==> flow/design.v (excerpt) <==
module top_nexys_a7 (
    input logic clock,       
    input logic reset,
    input logic hx711_data_in,
    output logic hx711_sclk_out,
    output logic [5:0] states_led,
    output logic [7:0] DDP,
    output logic [7:0] AN
);
export LEC_CHECK = 0
export ABC_AREA = 1
export CAP_MARGIN = 0
export CORE_MARGIN = 2
export CORE_UTILIZATION = 72
export CTS_CLUSTER_DIAMETER = 141
export PLACE_DENSITY = 0.65
export SLEW_MARGIN = 20
create_clock -name core_clock -period 19.1 [get_ports {clock}]
run.sh (not shown) runs the stock make flow with config.mk's settings and CLKGATE_MAP_FILE=.
The first run finished but fails on negative setup slack.
Then changed:
- ABC_AREA: 1 -> not set
- CTS_CLUSTER_DIAMETER: 141 -> 381
- PLACE_DENSITY: 0.65 -> not set
- SETUP_SLACK_MARGIN: not set -> 2.16
- clock period: 19.1 -> 15.0 ns (I/O delays scaled with it)
Now the flow stopped in 5_1_grt on GRT-0232. Synthesized area climbs by 1.8%. Die area climbs by 1.8%. Synthesized cell count drops by 20%.
Then changed:
- CAP_MARGIN: 0 -> 30
- CTS_CLUSTER_DIAMETER: 381 -> not set
- PLACE_DENSITY: not set -> 0.63
- SETUP_SLACK_MARGIN: 2.16 -> -2.0
- clock period: 15.0 -> 21.7 ns (I/O delays scaled with it)
- The changed run stopped in 5_1_grt (ODB-0269)
- area after synthesis is unchanged
- die size is unchanged
- synthesized cell count is unchanged

========
Starting RTL as in the previous note.
make LEC_CHECK=0 CAP_MARGIN=20 CELL_PAD_IN_SITES_DETAIL_PLACEMENT=0 CORE_MARGIN=2 CORE_UTILIZATION=44 GPL_ROUTABILITY_DRIVEN=0 GPL_TIMING_DRIVEN=0 MAX_ROUTING_LAYER=met5 PLACE_DENSITY=0.4 SETUP_SLACK_MARGIN=0.92 SLEW_MARGIN=20 finish   # period 22.7 ns
The baseline completed, yet does not pass: negative setup slack.
Edit:
CELL_PAD_IN_SITES_DETAIL_PLACEMENT = unset   (was 0)
CORE_UTILIZATION = 40   (was 44)
GPL_ROUTABILITY_DRIVEN = unset   (was 0)
GPL_TIMING_DRIVEN = unset   (was 0)
MAX_ROUTING_LAYER = unset   (was met5)
PLACE_DENSITY = unset   (was 0.4)
SETUP_SLACK_MARGIN = unset   (was 0.92)
clock period = 40.0 ns   (was 22.7 ns; I/O delays follow)
Effect: With this change the flow ran to the end with no violations; wire length goes down by about 13%; first-iteration DRC count is higher by 5.2%; final cell count came out lower by about 4%; synthesized area does not change; global-route usage decreases by 4.8 points; power shrinks by about 46%; count of clock-buffer cells in the layout shrinks by 8; hold slack gets better by 57 ps; design area is lower by about 9%; setup slack is better by 8900 ps; register-to-register slack is better by 17000 ps.
Edit:
ABC_AREA = 1   (was unset)
CORE_UTILIZATION = 72   (was 40)
CTS_CLUSTER_DIAMETER = 269   (was unset)
PLACE_DENSITY_LB_ADDON = 0.2   (was unset)
TNS_END_PERCENT = 5   (was unset)
clock period = 19.1 ns   (was 40.0 ns; I/O delays follow)
What happened: The changed run finished but fails on negative setup slack. Routed wire length climbs by about 22%. Power came out higher by 110%. Final area rose by about 4%. Non-clock buffer count goes up by 229. Hold slack is better by 20 ps. Global-route usage is higher by 16 points. Sequential cell count is unchanged. Via count went up by about 22%.
Edit:
ABC_AREA = unset   (was 1)
CORE_UTILIZATION = 40   (was 72)
CTS_CLUSTER_DIAMETER = unset   (was 269)
PLACE_DENSITY_LB_ADDON = unset   (was 0.2)
TNS_END_PERCENT = unset   (was 5)
clock period = 34.4 ns   (was 19.1 ns; I/O delays follow)
Result: This time the run passed the timing, DRC and antenna checks. Global-route usage fell by 16 points. Setup slack gets better by 3800 ps. Area after synthesis rises by 1.8%. Cell area came out lower by 3.6%. Worst hold slack gets worse by 29 ps. Via count decreases by 18%.
Edit:
ABC_AREA = 1   (was unset)
CORE_UTILIZATION = 72   (was 40)
CTS_CLUSTER_SIZE = 74   (was unset)
PLACE_DENSITY = 0.36   (was unset)
SETUP_SLACK_MARGIN = 5.0   (was unset)
clock period = 19.3 ns   (was 34.4 ns; I/O delays follow)
=> The changed run finished but failed the layout checks on negative setup slack. Via count climbs by about 20%. Setup slack is worse by 3300 ps. Count of clock-buffer cells in the layout fell by 6. Power came out higher by about 80%.
Edit:
ABC_AREA = unset   (was 1)
CORE_UTILIZATION = 66   (was 72)
CTS_CLUSTER_SIZE = unset   (was 74)
PLACE_DENSITY = unset   (was 0.36)
clock period = 26.7 ns   (was 19.3 ns; I/O delays follow)
=> The changed run completed with no timing, DRC or antenna violations. Via count goes down by 11%. Synthesized cell count goes down by about 20%. Power goes down by about 27%.

========
== lagoon ==
Starting RTL as in the previous note.
clock: 19.1 ns
lec_check: 0
abc_area: 1
cap_margin: 20
core_margin: 2
core_utilization: 72
cts_cluster_diameter: 400
cts_cluster_size: 10
place_density: 0.87
setup_slack_margin: -0.36
slew_margin: 20
From the logs: lagoon reached the end of the flow and failed the layout checks with negative setup slack.
## Diff of input files: amber against lagoon
Settings: CTS_CLUSTER_SIZE no longer set, was 10; CORE_UTILIZATION now 68, was 72; SETUP_SLACK_MARGIN no longer set, was -0.36; PLACE_DENSITY no longer set, was 0.87; CTS_CLUSTER_DIAMETER no longer set, was 400; the clock period (ns, I/O delays scaled along) now 43.1, was 19.1.
Results
- amber completed; timing, DRC and antenna clean
- On met1 global-route usage, the lower figure sits with amber, not lagoon.
- amber against lagoon: first-pass GRT wire length -about 1.6%, clock buffer count from CTS -5.6%, number of non-clock buffers in the layout -157, hold slack -13 ps, cell area -3.9%.
- Run comparison: amber power group with the highest consumption clock; lagoon power group with the highest consumption sequential cells
Changes in onyx relative to amber:
Settings: ABC_AREA no longer set, was 1; CORE_UTILIZATION now 65, was 68; the clock period (ns, I/O delays scaled along) now 19.3, was 43.1.
==> comparison <==
- Ran to the end and failed final checks on negative setup slack: onyx.
- amber ended with every stage complete and zero timing, DRC or antenna violations.
- Taking amber as the reference, in onyx cell-internal power rose by 1.2 mW; cell count along the critical path fell by 33; global routing met1 resource utilization rose by 1.2 points; layout overhead on the synthesized area rose by 20 points.
- Routed wire in onyx totals more than in amber.
- Compared with amber, in onyx worst setup slack moved down, cell area moved up.
Input-level comparison between maple and onyx:
Settings: CORE_UTILIZATION changed from 65 to 72; CTS_CLUSTER_SIZE newly set to 22; CTS_CLUSTER_DIAMETER newly set to 29; SETUP_SLACK_MARGIN newly set to 2.16; the clock period (ns, I/O delays scaled along) changed from 19.3 to 15.0.
### Flow results
| fraction of registers with async set or reset after synthesis | maple vs onyx | ≈ equal |. maple vs onyx: count of placed standard cells including taps down. For maple, the flow was terminated by a tool error in 5_1_grt and produced no final design. In onyx the implementation ran to completion but is not tape-out ready, as the final checks report negative setup slack. In maple the die size turned out 0.0076 mm2 lower than in onyx. Summary of maple over onyx: count of mapped cells out of synthesis flat, register bit total from synthesis flat, routability congestion estimate up 0.74%. The number of distinct library cells after synthesis of onyx and that of maple are within noise of each other. maple vs. onyx: number of setup buffers added after CTS went up by 1.5%.

========
## nickel
top_nexys_a7 again, from the RTL that the note above started with.
export LEC_CHECK = 0
export CAP_MARGIN = 30
export CELL_PAD_IN_SITES_DETAIL_PLACEMENT = 1
export CELL_PAD_IN_SITES_GLOBAL_PLACEMENT = 3
export CORE_ASPECT_RATIO = 1.39
export CORE_MARGIN = 2
export CORE_UTILIZATION = 31
export CTS_CLUSTER_SIZE = 86
export GPL_ROUTABILITY_DRIVEN = 0
export HOLD_SLACK_MARGIN = 0.29
export MAX_ROUTING_LAYER = met4
export MIN_ROUTING_LAYER = met2
export PLACE_DENSITY = 0.36
export SLEW_MARGIN = 20
export TNS_END_PERCENT = 70
create_clock -name core_clock -period 33.2 [get_ports {clock}]
Setup changes, nickel to yarrow
- swapping 0.29 for -0.1 in HOLD_SLACK_MARGIN
- clearing GPL_ROUTABILITY_DRIVEN, which used to be 0
- swapping 3 for 0 in CELL_PAD_IN_SITES_GLOBAL_PLACEMENT
- clearing CTS_CLUSTER_SIZE, which used to be 86
- clearing CORE_ASPECT_RATIO, which used to be 1.39
- swapping 30 for 20 in CAP_MARGIN
- clearing TNS_END_PERCENT, which used to be 70
- swapping 33.2 for 40.0 in the clock period (ns, I/O delays scaled along)
Findings:
- yarrow finished all stages; the layout is clean.
- Taking nickel as the reference, in yarrow wire length shows a reduction of about 3.7%; buffer depth of the longest clock path held.
- Looking at count of plain and timing-repair buffers in the layout, yarrow sits about 33% below nickel.
What raven does differently from yarrow at the input level:
- putting CTS_CLUSTER_SIZE at 74 where nothing was set
- swapping 0.36 for 0.92 in PLACE_DENSITY
- clearing MAX_ROUTING_LAYER, which used to be met4
- putting SETUP_SLACK_MARGIN at 5.0 where nothing was set
- clearing CELL_PAD_IN_SITES_DETAIL_PLACEMENT, which used to be 1
- clearing HOLD_SLACK_MARGIN, which used to be -0.1
- putting ABC_AREA at 1 where nothing was set
- clearing MIN_ROUTING_LAYER, which used to be met2
- swapping 31 for 72 in CORE_UTILIZATION
- clearing CELL_PAD_IN_SITES_GLOBAL_PLACEMENT, which used to be 0
- swapping 40.0 for 19.3 in the clock period (ns, I/O delays scaled along)
==> comparison <==
raven finished all stages; layout check result: FAIL, due to negative setup slack. Changes observed in raven relative to yarrow: instance area at placement went down about 3.3%; number of antenna violations at the first check in global routing now larger; area of the synthesized netlist per yosys stat fell about 1.8%; synthesized cell area moved down; share of the core filled by cells before placement saw an increase. Delta (raven minus yarrow): number of library cell types mapped by synthesis fell 78; fraction of power spent switching nets fell 2.0 points; per-cell routed wire length fell 8.9%; setup slack of the critical path after layout fell 7500 ps; first-iteration DRC count rose 13%. Against yarrow, raven reports a maximum net fanout on the critical path that is lower.
Power figures rest on the tool's default switching activity, not on a simulated workload.
